oak:
// ALU_Top
module ALU_Top #(parameter width = 16 ,
                   Arith_width = width + width ,
                   Logic_width = width,	
                   CMP_width   = width,
                   Shift_width = width)(
input wire [width-1:0] A,
input wire [width-1:0] B,
input wire CLK,
input wire RST,
input wire [3:0] ALU_FUN,
output wire [Arith_width-1:0]  Arith_OUT,
output wire                    Carry_OUT,
output wire                    Arith_Flag,
output wire [Logic_width-1:0]  Logic_OUT,  
output wire                    Logic_Flag,
output wire [CMP_width-1:0]    CMP_OUT,    
output wire                    CMP_Flag,
output wire [Shift_width-1:0]  Shift_OUT,
output wire                    Shift_Flag
);
Size: ~7000 cells after synthesis.
clock: 70.9 ns
lec_check: 0
abc_area: 1
cap_margin: 25
cell_pad_in_sites_detail_placement: 0
core_aspect_ratio: 0.81
core_margin: 2
core_utilization: 58
gpl_timing_driven: 1
hold_slack_margin: 0.29
slew_margin: 20
tns_end_percent: 50
run.sh (not shown) runs the stock make flow with config.mk's settings and CLKGATE_MAP_FILE=.
Status(oak) = ERROR, stage = 5_1_grt
Edits applied to the flow inputs when going from oak to pine:
Settings: CAP_MARGIN changed from 25 to 20; CORE_ASPECT_RATIO removed (was 0.81); CORE_UTILIZATION changed from 58 to 40; HOLD_SLACK_MARGIN removed (was 0.29); TNS_END_PERCENT removed (was 50); GPL_TIMING_DRIVEN removed (was 1); CELL_PAD_IN_SITES_DETAIL_PLACEMENT removed (was 0); ABC_AREA removed (was 1); the clock period (ns, I/O delays scaled along) changed from 70.9 to 95.0.
Findings:
pine finished all stages; the layout is clean.
pine vs oak, number of rows created at floorplan went up by about 36%.
The worst slack at placement in pine was higher than what oak gave.
The fraction of the mapped netlist area in compound gates reported for pine is greater than that of oak by 9.9 points.
For the die area, pine came in 49% higher than oak did.
Relative to oak, vertical die dimension increased by 35% in pine.
oak has lower multiplexer area fraction after synthesis than pine.
pine — share of the core filled by cells before placement 18 points lower, oak as reference
When pine is set beside oak, its global placement routability congestion turns out to be 0.0061 larger.
Here is what was changed in the inputs of birch compared with pine.
Settings: a change of CAP_MARGIN from 20 to 25; an added CTS_CLUSTER_DIAMETER of 68; an added TNS_END_PERCENT of 10; an added PLACE_DENSITY of 0.81; a change of SLEW_MARGIN from 20 to 5; an added CORE_ASPECT_RATIO of 0.5; an added CTS_CLUSTER_SIZE of 28; an added SETUP_SLACK_MARGIN of -1.5.
Having completed the whole flow, birch delivered a layout that passed the timing, DRC and antenna checks. Note that the routed wire length recorded for pine amounts to 1.10 times the value seen in birch. The launch point of the critical path comes out B[9] in one run and B[1] in the other, namely in birch and pine respectively. Between birch and pine, the difference in die outline area is negligible. Compared with pine, birch shows tap cell instance count higher by about 1.2%.

========
build 97:
ALU_Top again, from the RTL that the note above started with.
export LEC_CHECK = 0
export CAP_MARGIN = 0
export CELL_PAD_IN_SITES_DETAIL_PLACEMENT = 1
export CORE_ASPECT_RATIO = 0.83
export CORE_MARGIN = 2
export CORE_UTILIZATION = 18
export CTS_CLUSTER_DIAMETER = 388
export GPL_TIMING_DRIVEN = 1
export MIN_ROUTING_LAYER = met2
export PLACE_DENSITY_LB_ADDON = 0.08
export SLEW_MARGIN = 20
export TNS_END_PERCENT = 75
create_clock -name core_clock -period 154.0 [get_ports {CLK}]
For build 19, these inputs were changed with respect to build 97:
- TNS_END_PERCENT removed (was 75)
- CTS_CLUSTER_DIAMETER removed (was 388)
- CAP_MARGIN changed from 0 to 20
- CELL_PAD_IN_SITES_DETAIL_PLACEMENT removed (was 1)
- GPL_TIMING_DRIVEN removed (was 1)
- PLACE_DENSITY_LB_ADDON removed (was 0.08)
- CORE_ASPECT_RATIO removed (was 0.83)
- CORE_UTILIZATION changed from 18 to 59
- MIN_ROUTING_LAYER removed (was met2)
- the clock period (ns, I/O delays scaled along) changed from 154.0 to 75.6
Findings:
Build 19 failed in 5_1_grt with GRT-0232.
From build 19 to build 97, count of unique library cells instantiated by Yosys did not move at all.
Compared build 19 vs build 97, and die span in y is down in build 19.
Diff build 97 -> build 19: post-synthesis share of cell area spent on and-or and or-and gates neither gained nor lost much; global placer's final weighted congestion picked up an extra 8.5%; area of the core region lost about 70%; post-place setup slack lost 34.57 ns; die size lost 69%.
Going from build 97 to build 19, the initial core utilization was found to have gone up by 42 points.
From build 19 to build 97, area after synthesis did not move at all.
Input changes introduced in build 32 (baseline for comparison: build 19):
- CORE_UTILIZATION changed from 59 to 34
- the clock period (ns, I/O delays scaled along) changed from 75.6 to 92.7
Build 32 went all the way through synthesis, placement and routing and the layout is clean on timing, DRC and antenna.
Total number of clock tree sinks: build 32 vs build 19, no meaningful difference
From build 19 to build 32 the numbers moved as follows: fraction of the core area occupied by cells at floorplan fell by 26 points; area after detailed placement went down 22%.
Higher number of gates given a new drive strength after cts was reported by build 19, not build 32.
Post-DP HPWL (build 32 over build 19): decrease, 10000 microns
Diff build 19 and build 32: number of setup buffers added after CTS lower in build 32
Cmp build 19 and build 32 / number of placed instances with taps included / higher: build 19
Build 32: worst slack at placement 2.03 ns above build 19
--- input diff build 32..build 39 ---
- putting ABC_AREA at 1 where nothing was set
- swapping 34 for 69 in CORE_UTILIZATION
- putting TNS_END_PERCENT at 40 where nothing was set
- swapping 92.7 for 146.0 in the clock period (ns, I/O delays scaled along)
[summary]
- Die area delta (build 39 − build 32): favourable
- Compared with build 32, in build 39 critical path data arrival time up 27.78 ns, total of fill cells in the finished design decreased by 8650 relative to the old numbers, sequential share of layout area up 0.43 points, per-instance average area after synthesis now sits lower.
- Taking build 39 over build 32, the area of combinational cells with multiple inputs ratio works out to 0.867.
- Note that the layout net count recorded for build 39 amounts to 1.06 times the value seen in build 32.
Edits applied to the flow inputs when going from build 39 to build 72:
- ABC_AREA no longer set, was 1
- TNS_END_PERCENT no longer set, was 40
- CORE_UTILIZATION now 40, was 69
- the clock period (ns, I/O delays scaled along) now 92.7, was 146.0
Results
- Build 72 ended up with or4_1 as its cell with the largest stage delay on the worst path; build 39 ended up with inv_1.
- Build 72 vs build 39 — critical path depth dropped 45%.
- Of build 39 and build 72, the run reporting the lower final cell count was build 39.
- Final area was lower in the run labelled build 39.
- Build 72 vs. build 39: synthesized cell count went down by 703.

========
ALU_Top again, from the RTL that the note above started with.
make LEC_CHECK=0 CAP_MARGIN=0 CELL_PAD_IN_SITES_DETAIL_PLACEMENT=1 CORE_ASPECT_RATIO=0.83 CORE_MARGIN=2 CORE_UTILIZATION=18 CTS_CLUSTER_DIAMETER=388 GPL_TIMING_DRIVEN=0 PLACE_DENSITY_LB_ADDON=0.08 SLEW_MARGIN=20 TNS_END_PERCENT=60 finish   # period 154.0 ns
The baseline completed without violations.
Next try:
==> flow/config.mk (replaced) <==
export PLATFORM = sky130hd
export DESIGN_NAME = ALU_Top
export DESIGN_NICKNAME = ALU_Top
export VERILOG_FILES = /design/flow/design.v
export SDC_FILE = /design/flow/constraint.sdc
export NUM_CORES = 4
export LEC_CHECK = 0
export CAP_MARGIN = 0
export CELL_PAD_IN_SITES_DETAIL_PLACEMENT = 0
export CORE_ASPECT_RATIO = 1.91
export CORE_MARGIN = 2
export CORE_UTILIZATION = 23
export CTS_CLUSTER_DIAMETER = 331
export CTS_CLUSTER_SIZE = 100
export GPL_TIMING_DRIVEN = 1
export PLACE_DENSITY = 0.67
export SLEW_MARGIN = 5
export TNS_END_PERCENT = 20
Synthesized area is unchanged.
Design area goes down by 3.4%.
First-iteration DRC count goes up by 43%.
Via count goes up by 4.1%.
Next try:
==> flow/config.mk (replaced) <==
export PLATFORM = sky130hd
export DESIGN_NAME = ALU_Top
export DESIGN_NICKNAME = ALU_Top
export VERILOG_FILES = /design/flow/design.v
export SDC_FILE = /design/flow/constraint.sdc
export NUM_CORES = 4
export LEC_CHECK = 0
export CAP_MARGIN = 25
export CELL_PAD_IN_SITES_DETAIL_PLACEMENT = 0
export CORE_ASPECT_RATIO = 0.81
export CORE_MARGIN = 2
export CORE_UTILIZATION = 58
export GPL_TIMING_DRIVEN = 1
export SLEW_MARGIN = 20
export TNS_END_PERCENT = 50
==> flow/constraint.sdc (replaced) <==
create_clock -name core_clock -period 77.1 [get_ports {CLK}]
set_input_delay 15.4200 -clock core_clock [delete_from_list [all_inputs] [get_ports {CLK}]]
set_output_delay 15.4200 -clock core_clock [all_outputs]
set_load 0.01 [all_outputs]
Result: The new run never finished: it broke off in global routing with GRT-0232. Die size decreases by well over a third. Synthesized cell count stays the same. Synthesized area stays the same.
Next try:
--- a/flow/config.mk
+++ b/flow/config.mk
@@ -6,10 +6,13 @@
 export NUM_CORES = 4
 export LEC_CHECK = 0
-export CAP_MARGIN = 25
+export CAP_MARGIN = 40
 export CELL_PAD_IN_SITES_DETAIL_PLACEMENT = 0
 export CORE_ASPECT_RATIO = 0.81
 export CORE_MARGIN = 2
-export CORE_UTILIZATION = 58
+export CORE_UTILIZATION = 38
+export CTS_CLUSTER_DIAMETER = 332
+export CTS_CLUSTER_SIZE = 100
 export GPL_TIMING_DRIVEN = 1
-export SLEW_MARGIN = 20
+export PLACE_DENSITY = 0.67
+export SLEW_MARGIN = 5
 export TNS_END_PERCENT = 50
==> flow/constraint.sdc (replaced) <==
create_clock -name core_clock -period 154.0 [get_ports {CLK}]
set_input_delay 30.8000 -clock core_clock [delete_from_list [all_inputs] [get_ports {CLK}]]
set_output_delay 30.8000 -clock core_clock [all_outputs]
set_load 0.01 [all_outputs]
The changed run completed with no timing, DRC or antenna violations; synthesized cell count does not change; synthesized area does not change; die size climbs by well over a third.

========
lane 1:
ALU_Top again, from the RTL that the note above started with.
Settings: LEC_CHECK=0, ABC_AREA=1, CAP_MARGIN=20, CORE_MARGIN=2, CORE_UTILIZATION=72, CTS_CLUSTER_DIAMETER=306, CTS_CLUSTER_SIZE=100, SLEW_MARGIN=20; clock period 41.7 ns.
Lane 1 got as far as detailed placement, where a tool error ended the run.
## Diff of input files: lane 2 against lane 1
Settings: PLACE_DENSITY: unset -> 0.37; CTS_CLUSTER_DIAMETER: 306 -> unset; CTS_CLUSTER_SIZE: 100 -> 10.
--- outcome ---
No final results exist for lane 2, since it was stopped by error DPL-0038 during detailed placement. Comparing lane 1 against lane 2, there is no change at all in count of cell types in the netlist. Lane 2 against lane 1: post-synthesis chip area from yosys neither gained nor lost much; mux cell area share after synthesis neither gained nor lost much; initial core utilization neither gained nor lost much; quantity of I/O buffers inserted on ports neither gained nor lost much. Changes observed in lane 2 relative to lane 1: synthesized area flat, post-synthesis share of cell area spent on and-or and or-and gates about even, total die size closely matched the old numbers, cell count listed in synth_stat.txt has remained practically unchanged.
For lane 3, these inputs were changed with respect to lane 2:
Settings: removing PLACE_DENSITY (formerly 0.37); changing CORE_UTILIZATION from 72 to 58; removing ABC_AREA (formerly 1); removing CTS_CLUSTER_SIZE (formerly 10); changing the clock period (ns, I/O delays scaled along) from 41.7 to 75.6.
Findings:
Compared with lane 2, in lane 3 gate count after technology mapping fell 703; netlist area before placement rose 3.4%. For lane 3, the flow was terminated by a tool error in global routing and produced no final design. Total die size came out higher on lane 3 than on lane 2.
Input-level comparison between lane 4 and lane 3:
Settings: putting ABC_AREA at 1 where nothing was set; swapping 58 for 69 in CORE_UTILIZATION; swapping 75.6 for 41.7 in the clock period (ns, I/O delays scaled along).
Results
- Seen in the log of lane 3: GRT-0232 during global routing, after which the run never completed.
- Run status, lane 4: aborted in clock tree synthesis, error DPL-0038
- Lane 4 vs. lane 3: synthesized-area fraction occupied by adder cells went up by 1.0 points; average cell area after synthesis went down by 13%; register area share after synthesis was more or less identical; die size went down by 18%.
The following lists how lane 5 was set up differently from lane 4:
Settings: a deleted ABC_AREA that had been 1; a change of CORE_UTILIZATION from 69 to 72; an added PLACE_DENSITY_LB_ADDON of 0.2; a change of the clock period (ns, I/O delays scaled along) from 41.7 to 78.2.
Notes after the runs:
Taking lane 4 as 1.0, lane 5 lands at 0.899 on synthesized cell count. Number of cells in Yosys stat (lane 4 / lane 5): 1.11. In the reports for lane 5 and lane 4, the smaller synthesized area belongs to lane 4. Lane 5: average cell area after synthesis higher than lane 4. Between lane 5 and lane 4, the adder and majority cell fraction of the synthesized area is lower for lane 5. FAIL lane 5 @ detailed placement: tool exited with error. Tool error DPL-0038 stopped lane 4 during clock tree synthesis; no final results.
